## v6
Design enduro_video, start of the top module:
module enduro_video(iRST_n,
                    iVGA_CLK,
                    show_cars,
                    car_user_x,
                    car2_x,
                    car2_y,
                    car3_x,
                    car3_y,
                    oBLANK_n,
                    oHS,
                    oVS,
                    b_data,
                    g_data,
                    r_data);
==> flow/config.mk <==
export PLATFORM = sky130hd
export DESIGN_NAME = enduro_video
export DESIGN_NICKNAME = enduro_video
export VERILOG_FILES = /design/flow/design.v
export SDC_FILE = /design/flow/constraint.sdc
export NUM_CORES = 4
export LEC_CHECK = 0
export CAP_MARGIN = 5
export CORE_MARGIN = 2
export CORE_UTILIZATION = 72
export CTS_CLUSTER_DIAMETER = 358
export CTS_CLUSTER_SIZE = 41
export HOLD_SLACK_MARGIN = -0.04
export SETUP_SLACK_MARGIN = 0.82
export SLEW_MARGIN = 10
==> flow/constraint.sdc <==
create_clock -name core_clock -period 6.32 [get_ports {iVGA_CLK}]
set_input_delay 1.2640 -clock core_clock [delete_from_list [all_inputs] [get_ports {iVGA_CLK}]]
set_output_delay 1.2640 -clock core_clock [all_outputs]
set_load 0.01 [all_outputs]
run.sh (not shown) runs the stock make flow with config.mk's settings and CLKGATE_MAP_FILE=.
To summarise v6: no stage aborted, but the layout did not pass its checks, failing on setup timing.
Here is what was changed in the inputs of v7 compared with v6.
==> flow/config.mk <==
export PLATFORM = sky130hd
export DESIGN_NAME = enduro_video
export DESIGN_NICKNAME = enduro_video
export VERILOG_FILES = /design/flow/design.v
export SDC_FILE = /design/flow/constraint.sdc
export NUM_CORES = 4
export LEC_CHECK = 0
export CAP_MARGIN = 20
export CORE_MARGIN = 2
export CORE_UTILIZATION = 40
export SLEW_MARGIN = 20
==> flow/constraint.sdc <==
create_clock -name core_clock -period 8.67 [get_ports {iVGA_CLK}]
set_input_delay 1.7340 -clock core_clock [delete_from_list [all_inputs] [get_ports {iVGA_CLK}]]
set_output_delay 1.7340 -clock core_clock [all_outputs]
set_load 0.01 [all_outputs]
## What came out
The final layout from v7, which completed every stage, passed the timing, DRC and antenna checks at the end of the flow. Final checks on v6, whose flow otherwise completed, came back failing, citing setup timing. On clock-cell share of area, v7 and v6 are basically level. Global-route usage down 24 points in v7 wrt v6. Higher routed wire length was reported by v6, not v7. v6 -> v7: total clock buffers created by CTS delta 0, exact match.

---

Setup of run A:
Starting RTL as in the previous note.
Settings: LEC_CHECK=0, ABC_AREA=1, CAP_MARGIN=0, CELL_PAD_IN_SITES_GLOBAL_PLACEMENT=2, CORE_ASPECT_RATIO=1.88, CORE_MARGIN=2, CORE_UTILIZATION=40, CTS_CLUSTER_DIAMETER=156, CTS_CLUSTER_SIZE=99, GPL_ROUTABILITY_DRIVEN=1, GPL_TIMING_DRIVEN=0, HOLD_SLACK_MARGIN=0.23, MIN_ROUTING_LAYER=met2, SETUP_SLACK_MARGIN=-0.97, SLEW_MARGIN=20; clock period 15.0 ns.
Both conditions hold for run A: the flow ran to the end and the final layout passed the timing, DRC and antenna checks.
#### Input delta (run B over run A)
# run A
export LEC_CHECK = 0
export ABC_AREA = 1
export CAP_MARGIN = 0
export CELL_PAD_IN_SITES_GLOBAL_PLACEMENT = 2
export CORE_ASPECT_RATIO = 1.88
export CORE_MARGIN = 2
export CORE_UTILIZATION = 40
export CTS_CLUSTER_DIAMETER = 156
export CTS_CLUSTER_SIZE = 99
export GPL_ROUTABILITY_DRIVEN = 1
export GPL_TIMING_DRIVEN = 0
export HOLD_SLACK_MARGIN = 0.23
export MIN_ROUTING_LAYER = met2
export SETUP_SLACK_MARGIN = -0.97
export SLEW_MARGIN = 20
create_clock -name core_clock -period 15.0 [get_ports {iVGA_CLK}]
# run B
export LEC_CHECK = 0
export CAP_MARGIN = 20
export CORE_MARGIN = 2
export CORE_UTILIZATION = 40
export CTS_CLUSTER_DIAMETER = 289
export HOLD_SLACK_MARGIN = 0.14
export SLEW_MARGIN = 0
create_clock -name core_clock -period 15.0 [get_ports {iVGA_CLK}]
--- outcome ---
- In run B, the summed standard-cell area reported by yosys came out 6.4% above the value in run A.
- Wire length on met3 of run B falls short of that of run A by more than half.
- From run A to run B the numbers moved as follows: via count of the routed design went down by 31%, count of pins over their slew limit was more or less identical, number of iterations in the first detailed-routing pass went down by 9, worst setup slack before clock tree synthesis went up by 1210 ps.
- Run B completed end to end with timing, DRC and antenna clean.
Input-level comparison between run C and run B:
# run B
export LEC_CHECK = 0
export CAP_MARGIN = 20
export CORE_MARGIN = 2
export CORE_UTILIZATION = 40
export CTS_CLUSTER_DIAMETER = 289
export HOLD_SLACK_MARGIN = 0.14
export SLEW_MARGIN = 0
create_clock -name core_clock -period 15.0 [get_ports {iVGA_CLK}]
# run C
export LEC_CHECK = 0
export ABC_AREA = 1
export CAP_MARGIN = 20
export CORE_MARGIN = 2
export CORE_UTILIZATION = 38
export CTS_CLUSTER_DIAMETER = 285
export CTS_CLUSTER_SIZE = 100
export HOLD_SLACK_MARGIN = 0.23
export PLACE_DENSITY = 0.83
export SLEW_MARGIN = 20
create_clock -name core_clock -period 15.0 [get_ports {iVGA_CLK}]
### Flow results
Final non-filler cell area: higher on run B. Run C vs. run B: floorplan core density decreased by 2.2 points relative to the old numbers; layout-stage area growth over the synthesis result +0.86 points; minimum clock period now sits higher. Summary of run C over run B: share of total power in combinational logic shows a reduction of 0.2 points, worst-case hold slack shows an increase of 22 ps, die area shows a reduction of 670 um2, wire length the detailed router placed on met1 shows a reduction of 15%, via count shows an increase of about 3%. For run B, the type of the worst setup path was in2reg, unlike run C, where it was reg2reg.
The following lists how run D was set up differently from run C:
# run C
export LEC_CHECK = 0
export ABC_AREA = 1
export CAP_MARGIN = 20
export CORE_MARGIN = 2
export CORE_UTILIZATION = 38
export CTS_CLUSTER_DIAMETER = 285
export CTS_CLUSTER_SIZE = 100
export HOLD_SLACK_MARGIN = 0.23
export PLACE_DENSITY = 0.83
export SLEW_MARGIN = 20
create_clock -name core_clock -period 15.0 [get_ports {iVGA_CLK}]
# run D
export LEC_CHECK = 0
export ABC_AREA = 0
export CAP_MARGIN = 20
export CORE_ASPECT_RATIO = 0.5
export CORE_MARGIN = 2
export CORE_UTILIZATION = 58
export CTS_CLUSTER_DIAMETER = 285
export CTS_CLUSTER_SIZE = 100
export HOLD_SLACK_MARGIN = 0.23
export PLACE_DENSITY = 0.83
export SLEW_MARGIN = 20
create_clock -name core_clock -period 15.0 [get_ports {iVGA_CLK}]
Notes after the runs:
- Run D ended with every stage complete and zero timing, DRC or antenna violations.
- On clock transition at the registers of the reported paths, run C tracks run D almost exactly.
- The run with more routed wire is run D, not run C.
- Run C → run D: design area shows an increase of about 4%, utilization increased by 21 points relative to the old numbers, post-synthesis instance area climbed 6.4%.

---

enduro_video again, from the RTL that the note above started with.
Design enduro_video, start of the top module:
module enduro_video(iRST_n,
                    iVGA_CLK,
                    show_cars,
                    car_user_x,
                    car2_x,
                    car2_y,
                    car3_x,
                    car3_y,
                    oBLANK_n,
                    oHS,
                    oVS,
                    b_data,
                    g_data,
                    r_data);
make LEC_CHECK=0 ABC_AREA=1 CAP_MARGIN=20 CORE_ASPECT_RATIO=0.5 CORE_MARGIN=2 CORE_UTILIZATION=72 CTS_CLUSTER_DIAMETER=400 CTS_CLUSTER_SIZE=99 HOLD_SLACK_MARGIN=0.3 PLACE_DENSITY=0.42 SLEW_MARGIN=0 TNS_END_PERCENT=5 finish   # period 8.21 ns
The first run went through all stages and came out clean.
Next try:
Settings changed: ABC_AREA 1 to unset, CORE_ASPECT_RATIO 0.5 to unset, CTS_CLUSTER_DIAMETER 400 to 273, CTS_CLUSTER_SIZE 99 to 98, HOLD_SLACK_MARGIN 0.3 to unset, PLACE_DENSITY 0.42 to unset, SLEW_MARGIN 0 to 20, TNS_END_PERCENT 5 to unset.
Clock period 8.21 ns to 15.0 ns, I/O delays scaled along.
What happened: The new run passed the timing, DRC and antenna checks; sequential power is lower by 45%; combinational power shrinks by 43%; final area climbs by 4.8%; core utilization fell by 1.6 points; cell count came out lower by 7.7%; worst setup slack improves by 5.7 ns; synthesized area went up by 6.4%; power goes down by 45%; via count came out higher by 1.9%.
Next try:
Settings changed: CORE_UTILIZATION 72 to 28, CTS_CLUSTER_DIAMETER 273 to 398.
The changed run completed without violations. Wire length hardly moves. Global-route usage shrinks by 28 points. Worst setup slack gains 0.12 ns. Non-clock buffer count grows by 4. Maximum frequency grows by 1.4%. Count of clock-buffer cells in the layout stays the same. Final area grows by about 3.6%. Die area grows to 2.5 times its value. First-iteration DRC count shrinks by about 30%. Total power grows by about 1%.
Next try:
Settings changed: ABC_AREA set to 0, CORE_UTILIZATION 28 to 38, CTS_CLUSTER_DIAMETER 398 to 285, CTS_CLUSTER_SIZE 98 to 100, HOLD_SLACK_MARGIN set to 0.23, PLACE_DENSITY set to 0.35, TNS_END_PERCENT set to 10.
Effect:
- via count barely changes
- wire length rose by 14%
- clock skew rose by 0.0076 ns
- setup slack gets worse by 0.18 ns
- final cell count fell by about 6.6%
- clock power fell by about 6%
Next try:
Settings changed: CORE_UTILIZATION 38 to 58, PLACE_DENSITY 0.35 to 0.83, TNS_END_PERCENT 10 to 15.
The changed run ran to the end with no violations.
Clock power came out higher by about 4%.
Global-route usage came out higher by 5.6 points.
Power came out lower by 1.6%.
Register-to-register slack improved by 0.31 ns.
Design area came out lower by 1.4%.
Next try:
Settings changed: CORE_UTILIZATION 58 to 26, CTS_CLUSTER_DIAMETER 285 to 296, TNS_END_PERCENT 15 to unset.
Setup slack loses 0.21 ns.
Via count goes up slightly.
Worst hold slack gains 0.0033 ns.
Synthesized cell count stays the same.
Count of clock-buffer cells in the layout is unchanged.
Cell area goes up by a few percent.
Power goes down slightly.
Cell count goes up by about a fifth.

---

zinc:
Starting RTL as in the previous note.
==> flow/config.mk <==
export PLATFORM = sky130hd
export DESIGN_NAME = enduro_video
export DESIGN_NICKNAME = enduro_video
export VERILOG_FILES = /design/flow/design.v
export SDC_FILE = /design/flow/constraint.sdc
export NUM_CORES = 4
export LEC_CHECK = 0
export CAP_MARGIN = 5
export CORE_MARGIN = 2
export CORE_UTILIZATION = 72
export CTS_CLUSTER_DIAMETER = 26
export CTS_CLUSTER_SIZE = 41
export HOLD_SLACK_MARGIN = -0.04
export PLACE_DENSITY = 0.37
export SETUP_SLACK_MARGIN = 0.82
export SLEW_MARGIN = 10
==> flow/constraint.sdc <==
create_clock -name core_clock -period 6.32 [get_ports {iVGA_CLK}]
set_input_delay 1.2640 -clock core_clock [delete_from_list [all_inputs] [get_ports {iVGA_CLK}]]
set_output_delay 1.2640 -clock core_clock [all_outputs]
set_load 0.01 [all_outputs]
Finished, but not clean: zinc, with negative setup slack.
The following lists how onyx was set up differently from zinc:
- SLEW_MARGIN changed from 10 to 0
- SETUP_SLACK_MARGIN changed from 0.82 to 1.65
- PLACE_DENSITY removed (was 0.37)
- PLACE_DENSITY_LB_ADDON newly set to 0.19
- HOLD_SLACK_MARGIN removed (was -0.04)
- CTS_CLUSTER_SIZE changed from 41 to 11
- the clock period (ns, I/O delays scaled along) changed from 6.32 to 7.29
onyx was carried through to the last stage, and its layout satisfied the timing, DRC and antenna checks.
onyx: maximum fanout along the worst path 14 above zinc
| first-pass GRT wire length | higher: zinc |
Summary of onyx over zinc: non-clock buffer count now smaller; total power of the final layout down 15%; worst setup slack climbed 1020 ps.
#### Input delta (lagoon over onyx)
- CTS_CLUSTER_DIAMETER removed (was 26)
- SLEW_MARGIN changed from 0 to 40
- SETUP_SLACK_MARGIN removed (was 1.65)
- CTS_CLUSTER_SIZE removed (was 11)
- PLACE_DENSITY_LB_ADDON removed (was 0.19)
- the clock period (ns, I/O delays scaled along) changed from 7.29 to 5.72
Notes after the runs:
lagoon finished all stages; however, its layout fails the closing checks, the failures being negative setup slack. When the final numbers for lagoon and onyx were put side by side, the share of the core filled with cells turned out to be smaller in onyx. Diff onyx -> lagoon | number of global-route vias before repair | up by a little under 10%. The post-route worst hold slack number comes out lower for onyx vs lagoon.
The inputs of sierra differ from those of lagoon as listed below.
- CORE_UTILIZATION now 40, was 72
- CAP_MARGIN now 20, was 5
- SLEW_MARGIN now 20, was 40
- the clock period (ns, I/O delays scaled along) now 15.0, was 5.72
[summary]
- Final instance area of sierra falls short of that of lagoon by more than 10%.
- Between lagoon and sierra, the utilization is lower for sierra.
- Comparing lagoon and sierra, the lower length in cells of the worst reg-to-reg path is on sierra.
- sierra: flow completed, timing, DRC and antenna clean
- The routed wire length reported for sierra is smaller than that of lagoon by 14%.
- sierra vs lagoon: wire length of the first global-routing pass down by a little under 10%
What umber does differently from sierra at the input level:
- a change of CAP_MARGIN from 20 to 0
- an added HOLD_SLACK_MARGIN of 0.23
### Flow results
Comparing umber against sierra, there is no change at all in met2 track demand over resource.
As far as top-level port count goes, sierra and umber are indistinguishable; the numbers are identical.
Placeable core region: sierra vs umber — no meaningful difference
Critical path depth: sierra vs umber identical
Global-route met1 utilization: umber vs sierra, no meaningful difference
For nickel, these inputs were changed with respect to umber:
- changing CAP_MARGIN from 0 to 20
- setting CTS_CLUSTER_SIZE to 100 for the first time
- setting CTS_CLUSTER_DIAMETER to 398 for the first time
- removing HOLD_SLACK_MARGIN (formerly 0.23)
- setting CELL_PAD_IN_SITES_GLOBAL_PLACEMENT to 3 for the first time
--- outcome ---
nickel ran to completion and came out clean on the timing, DRC and antenna checks.
nickel — area overhead of the layout relative to synthesis 0.20 points higher, umber as reference
Register fraction of the total cell area: umber vs nickel — no meaningful difference
nickel vs umber: setup slack down
Clock insertion delay at the later pin of the skew report: nickel vs umber up 20 ps
Compared with umber, in nickel met1 track utilization from global routing increased by 3.7 points relative to the old numbers, area inside the core boundary closely matched the old numbers, clock skew increased by 4.3 ps relative to the old numbers, largest stage delay on the critical path increased by 70 ps relative to the old numbers, final weighted congestion in routability-driven placement decreased by about 3.5% relative to the old numbers.
Row global-route wire length before repair: nickel higher / umber lower
No activity file was given, so power comes from the tool's default toggle rates.
